Setup of willow:
==> flow/design.v <==
module Decoder(
input       [3:2]            ALU_FUN,
output      reg              Logic_Enable,
output      reg              Shift_Enable,
output      reg              Arith_Enable,
output      reg              CMP_Enable
);
always @(*)               
 begin 
  case (ALU_FUN)
		   2'b00 : 
		   begin 
		    Arith_Enable = 1'b1;
			Shift_Enable = 1'b0;
			Logic_Enable = 1'b0;
			CMP_Enable = 1'b0;
		   end
		   2'b01 :                                       
		   begin 
		    Arith_Enable = 1'b0;
			Shift_Enable = 1'b0;
			Logic_Enable = 1'b1;
			CMP_Enable = 1'b0;
		   end
		   2'b10 :                                       
		   begin 
		    Arith_Enable = 1'b0;
			Shift_Enable = 1'b0;
			Logic_Enable = 1'b0;
			CMP_Enable = 1'b1;
		   end
		   2'b11 :                                       
		   begin 
		    Arith_Enable = 1'b0;
			Shift_Enable = 1'b1;
			Logic_Enable = 1'b0;
			CMP_Enable = 1'b0;
		   end
	endcase 
end 	
endmodule
module Arith_Unit #(parameter Width = 16)
(
input     [Width-1 :0]                 A,
input     [Width-1 :0]                 B,
input                                  CLK,
input                                  RST,
input       [1:0]                      ALU_FUN,
input                                  Arith_Enable,
output      reg[Width-1 :0]            Arith_OUT,
output      reg                        Carry_OUT,
output      reg                        Arith_Flag
);
wire                         High; 
wire                         LOW;
reg   [Width-1 :0]           Arith_OUT_R;
reg                          Arith_Flag_R;
reg                          Carry_OUT_R;
always @(*) 
 begin
  Carry_OUT_R = 1'b0;
  Arith_Flag_R = Arith_Enable;
  if (Arith_Enable)  
   begin 
            Arith_Flag_R = High;
	  case (ALU_FUN)
			   2'b00 :                                       
			   begin 
			   {Carry_OUT_R , Arith_OUT_R} = A + B;
			   end
			   2'b01 :                                      
			   begin 
			   Arith_OUT_R = A - B;
			   end
			   2'b10 :                                      
			   begin
			   Arith_OUT_R = A * B ;
			   end
			   2'b11 :                                     
			   begin
			   Arith_OUT_R = (B == {Width{1'b0}}) ? {Width{1'b1}} : A / B ;
			   end
		endcase 
	end
   else 
    begin
	  Arith_OUT_R= 16'b0;	
	end	
end 	
always @(posedge CLK or negedge RST)                 
 begin 
	 if (!RST)
	  begin
	    Arith_OUT <= 16'b0;
	    Arith_Flag <= 1'b0;
		Carry_OUT <= 1'b0;
	  end
	 else 
	  begin
	    Arith_OUT <= Arith_OUT_R;
 	    Arith_Flag <= Arith_Flag_R;
		Carry_OUT <= Carry_OUT_R;
	  end
 end
assign High = 1'b1;
assign LOW = 1'b0;
endmodule   
module Logic_Unit  #(parameter Width = 16)
(
input       [Width-1 :0]               A,
input       [Width-1 :0]               B,
input                                  CLK,
input       [1:0]                      ALU_FUN,
input                                  RST,
input                                  Logic_Enable,
output      reg                        Logic_Flag,
output      reg[Width-1 :0]            Logic_OUT
);
wire                         High; 
wire                         LOW;
reg    [Width-1 :0]          Logic_OUT_R;
reg                          Logic_Flag_R;
always @(*)               
 begin 
  Logic_Flag_R = Logic_Enable;
  if (Logic_Enable)
   begin
               Logic_Flag_R = High;
	  case (ALU_FUN)
			   2'b00 :                                       
			   begin
			   Logic_OUT_R = A & B;
			   end
			   2'b01 :                                       
			   begin
			   Logic_OUT_R = A | B;
			   end
			   2'b10 :                                       
			   begin
			   Logic_OUT_R = ~(A & B);
			   end
			   2'b11 :                                        
			   begin
			   Logic_OUT_R = ~(A | B);
			   end
		endcase
     end	
	else		
	 begin
	 Logic_OUT_R = 16'b0;
	 end
end 	
always @ (posedge CLK or negedge RST)                 
 begin 
 if (!RST)
  begin
  Logic_OUT <= 16'b0;
  Logic_Flag <= 1'b0;
  end
 else
  begin 
  Logic_OUT <= Logic_OUT_R;
  Logic_Flag <= Logic_Flag_R;
  end
end
assign High = 1'b1;
assign LOW = 1'b0;
endmodule   
module CMP_Unit #(parameter Width = 16)
(
input       [Width-1 :0]               A,
input       [Width-1 :0]               B,
input                                  CLK,
input       [1:0]                      ALU_FUN,
input                                  RST,
input                                  CMP_Enable,
output      reg                        CMP_Flag,
output      reg[Width-1 :0]            CMP_OUT
);
wire                         High; 
wire                         LOW;
reg   [Width-1 :0]           CMP_OUT_R;
reg                          CMP_Flag_R;
always @(*)               
 begin 
  CMP_Flag_R = CMP_Enable;
  CMP_OUT_R = 16'b0;
  if (CMP_Enable)
   begin
               CMP_Flag_R = High;
	  case (ALU_FUN)
			   2'b00 : 
			   begin                                   
				 CMP_OUT_R = 16'b0000;
				 end
			   2'b01 : 
			   begin 
				if (A == B)                                      
				 CMP_OUT_R = 16'b0001;
				 end
			   2'b10 :                                        
			   begin 
				if ( A > B)
				 CMP_OUT_R = 16'b0010;
				 end
			   2'b11 :                                       
			   begin
				if (A < B)
				 CMP_OUT_R = 16'b0011;
				 end
		endcase 
	end
  else
   begin
    CMP_OUT_R = 16'b0;
  end	
end 	
always @ (posedge CLK or negedge RST)                 
begin 
 if (!RST)
  begin
  CMP_OUT <= 16'b0;
  CMP_Flag <= 1'b0;
  end
 else
  begin 
  CMP_OUT <= CMP_OUT_R;
  CMP_Flag <= CMP_Flag_R;
  end
end
assign High = 1'b1;
assign LOW = 1'b0;
endmodule   
module Shift_Unit #(parameter Width = 16)
(
input       [Width-1 :0]                  A,
input       [Width-1 :0]                  B,
input                                     CLK,
input       [1:0]                         ALU_FUN,
input                                     RST,
input                                     Shift_Enable,
output      reg                           Shift_Flag,
output      reg[Width-1 :0]               Shift_OUT
);
wire                         High; 
wire                         LOW;
reg   [Width-1 :0]           Shift_OUT_R;
reg                          Shift_Flag_R;
always @(*)               
 begin 
  Shift_Flag_R = Shift_Enable;
  if (Shift_Enable)
   begin
              Shift_Flag_R = High;
	  case (ALU_FUN)
			   2'b00 :                                        
			   begin 
			   Shift_OUT_R = A >> 16'b0001;
			   end
			   2'b01 :                                        
			   begin
			   Shift_OUT_R = A << 16'b0001;
			   end
			   2'b10 :                                        
			   begin 
			   Shift_OUT_R = B >> 16'b0001;
			   end
			   2'b11 :                                        
			   begin
			   Shift_OUT_R = B << 16'b0001;
			   end
		endcase 
	end
  else
   begin 
     Shift_OUT_R = 16'b0;
  end	 
end 	
always @ (posedge CLK or negedge RST)                 
 begin 
  if (!RST)
   begin 
  Shift_OUT <= 16'b0;
  Shift_Flag <= 1'b0;
   end
  else
   begin  
  Shift_OUT <= Shift_OUT_R;
  Shift_Flag <= Shift_Flag_R;
  end
end
assign High = 1'b1;
assign LOW = 1'b0;
endmodule   
module ALU_TOP #(parameter Width = 16)
( 
input        [Width-1 :0]                                 A,
input        [Width-1 :0]                                 B,
input        [3:0]                                        ALU_FUN,
input                                                     CLK,
input                                                     RST,
output       [Width-1 :0]                                 Arith_OUT,
output                                                    Arith_Flag,
output                                                    Carry_OUT,
output       [Width-1 :0]                                 Logic_Out,
output                                                    Logic_Flag,
output       [Width-1 :0]                                 CMP_OUT,
output                                                    CMP_Flag,
output                                                    Shift_Flag,
output       [Width-1 :0]                                 Shift_OUT
);
wire      Shift_Enable,Logic_Enable,Arith_Enable,CMP_Enable;
Decoder DUT1 (
.ALU_FUN(ALU_FUN[3:2]),
.Logic_Enable(Logic_Enable),
.Shift_Enable(Shift_Enable),
.Arith_Enable(Arith_Enable),
.CMP_Enable(CMP_Enable)
);
Arith_Unit DUT2 (
.A(A),
.B(B),
.CLK(CLK),
.RST(RST),
.ALU_FUN(ALU_FUN[1:0]),
.Arith_Enable(Arith_Enable),
.Arith_OUT(Arith_OUT),
.Carry_OUT(Carry_OUT),
.Arith_Flag(Arith_Flag)
);
Logic_Unit DUT3 (
.A(A),
.B(B),
.CLK(CLK),
.RST(RST),
.ALU_FUN(ALU_FUN[1:0]),
.Logic_Enable(Logic_Enable),
.Logic_Flag(Logic_Flag),
.Logic_OUT(Logic_Out)
);
CMP_Unit DUT4 (
.A(A),
.B(B),
.CLK(CLK),
.RST(RST),
.ALU_FUN(ALU_FUN[1:0]),
.CMP_Enable(CMP_Enable),
.CMP_Flag(CMP_Flag),
.CMP_OUT(CMP_OUT)
);
Shift_Unit DUT5(
.A(A),
.B(B),
.CLK(CLK),
.RST(RST),
.ALU_FUN(ALU_FUN[1:0]),
.Shift_Enable(Shift_Enable),
.Shift_Flag(Shift_Flag),
.Shift_OUT(Shift_OUT)
);
endmodule
clock: 32.0 ns
lec_check: 0
cap_margin: 20
cell_pad_in_sites_global_placement: 3
core_margin: 2
core_utilization: 59
cts_cluster_size: 53
gpl_routability_driven: 1
gpl_timing_driven: 0
slew_margin: 5
tns_end_percent: 90
run.sh (not shown) runs the stock make flow with config.mk's settings and CLKGATE_MAP_FILE=.
willow got as far as global placement without I/O (3_1_place_gp_skip_io), where a tool error ended the run.
Relative to willow, the following input files were edited for cedar:
- TNS_END_PERCENT changed from 90 to 20
- CORE_UTILIZATION changed from 59 to 53
- CELL_PAD_IN_SITES_GLOBAL_PLACEMENT removed (was 3)
- GPL_ROUTABILITY_DRIVEN removed (was 1)
- GPL_TIMING_DRIVEN removed (was 0)
- SLEW_MARGIN changed from 5 to 20
- CTS_CLUSTER_SIZE changed from 53 to 98
- CTS_CLUSTER_DIAMETER newly set to 232
==> comparison <==
- Reported for willow and cedar, parity-gate share of the synthesized area counting xor and xnor cells turned out identical to the last digit.
- Summary: with willow as the reference, total core area in cedar moved up by more than 10%.
- Delta(height of the chip, cedar - willow) > 0
- Compared with willow, in cedar number of library cell types mapped by synthesis shows no meaningful change, combined area of all synthesized cells shows no meaningful change, fraction of registers with async set/reset shows no meaningful change, floorplan die width shows an increase of about 5.4%.
- Relative to willow, effective utilization at floorplan has decreased by 5.9 points in cedar.
- What willow reported for die outline area has to be multiplied by 1.11 to get the figure for cedar.
- Among willow and cedar, the run that stopped before the end is willow, and it is the only one.
- Site row count sits higher in cedar than in willow.
## Diff of input files: harbor against cedar
- CORE_UTILIZATION now 41, was 53
- PLACE_DENSITY now 0.72, previously not set
- ABC_AREA now 1, previously not set
## What came out
The sequential cell power of harbor and that of cedar are within noise of each other. In harbor the number of vias per cell after detailed routing turned out 12% lower than in cedar. Measured against each other, harbor and cedar differ in global-route usage, the lower figure coming from harbor. Count of placed standard cells in the final layout, fillers left out was higher in the run labelled harbor. [diff] mapped cell area, harbor relative to cedar: regression. Power share of the combinational group in harbor vs cedar: down 3.6 points.
Changes in violet relative to harbor:
- CTS_CLUSTER_SIZE: 98 -> unset
- TNS_END_PERCENT: 20 -> unset
- PLACE_DENSITY: 0.72 -> unset
- GPL_ROUTABILITY_DRIVEN: unset -> 0
- CORE_UTILIZATION: 41 -> 59
- ABC_AREA: 1 -> unset
- CTS_CLUSTER_DIAMETER: 232 -> unset
Notes after the runs:
harbor → violet: wire length of the first global-routing pass increased by about 2.6% relative to the old numbers; floorplan die width moved down; highest clock frequency the design can meet decreased about 3.4%; clock slew seen by the registers of the worst setup and hold paths has decreased.
More vias were needed by harbor than by violet.
Of harbor and violet, the lower core utilization at floorplan belongs to harbor.
Input-level comparison between sierra and violet:
- CORE_ASPECT_RATIO now 1.82, previously not set
- ABC_AREA now 1, previously not set
- SLEW_MARGIN now 10, was 20
- GPL_ROUTABILITY_DRIVEN no longer set, was 0
- CORE_UTILIZATION now 38, was 59
Notes after the runs:
Count of buffers not belonging to the clock network in the layout: higher on violet
Sequential cell area: violet vs sierra identical
sierra has cell area below what violet had.
On chip area line of the yosys report, the lower figure sits with violet, not sierra.
Compare violet and sierra | via count higher: sierra
sierra ends up with a number of antenna violations at the first check in global routing that is 1 higher than in violet.
sierra has power in sequential cells above what violet had.
Changes observed in sierra relative to violet: critical path depth now larger; setup slack of the critical path after layout grew by 0.92 ns.
Power is estimated from default activity; no workload was simulated.
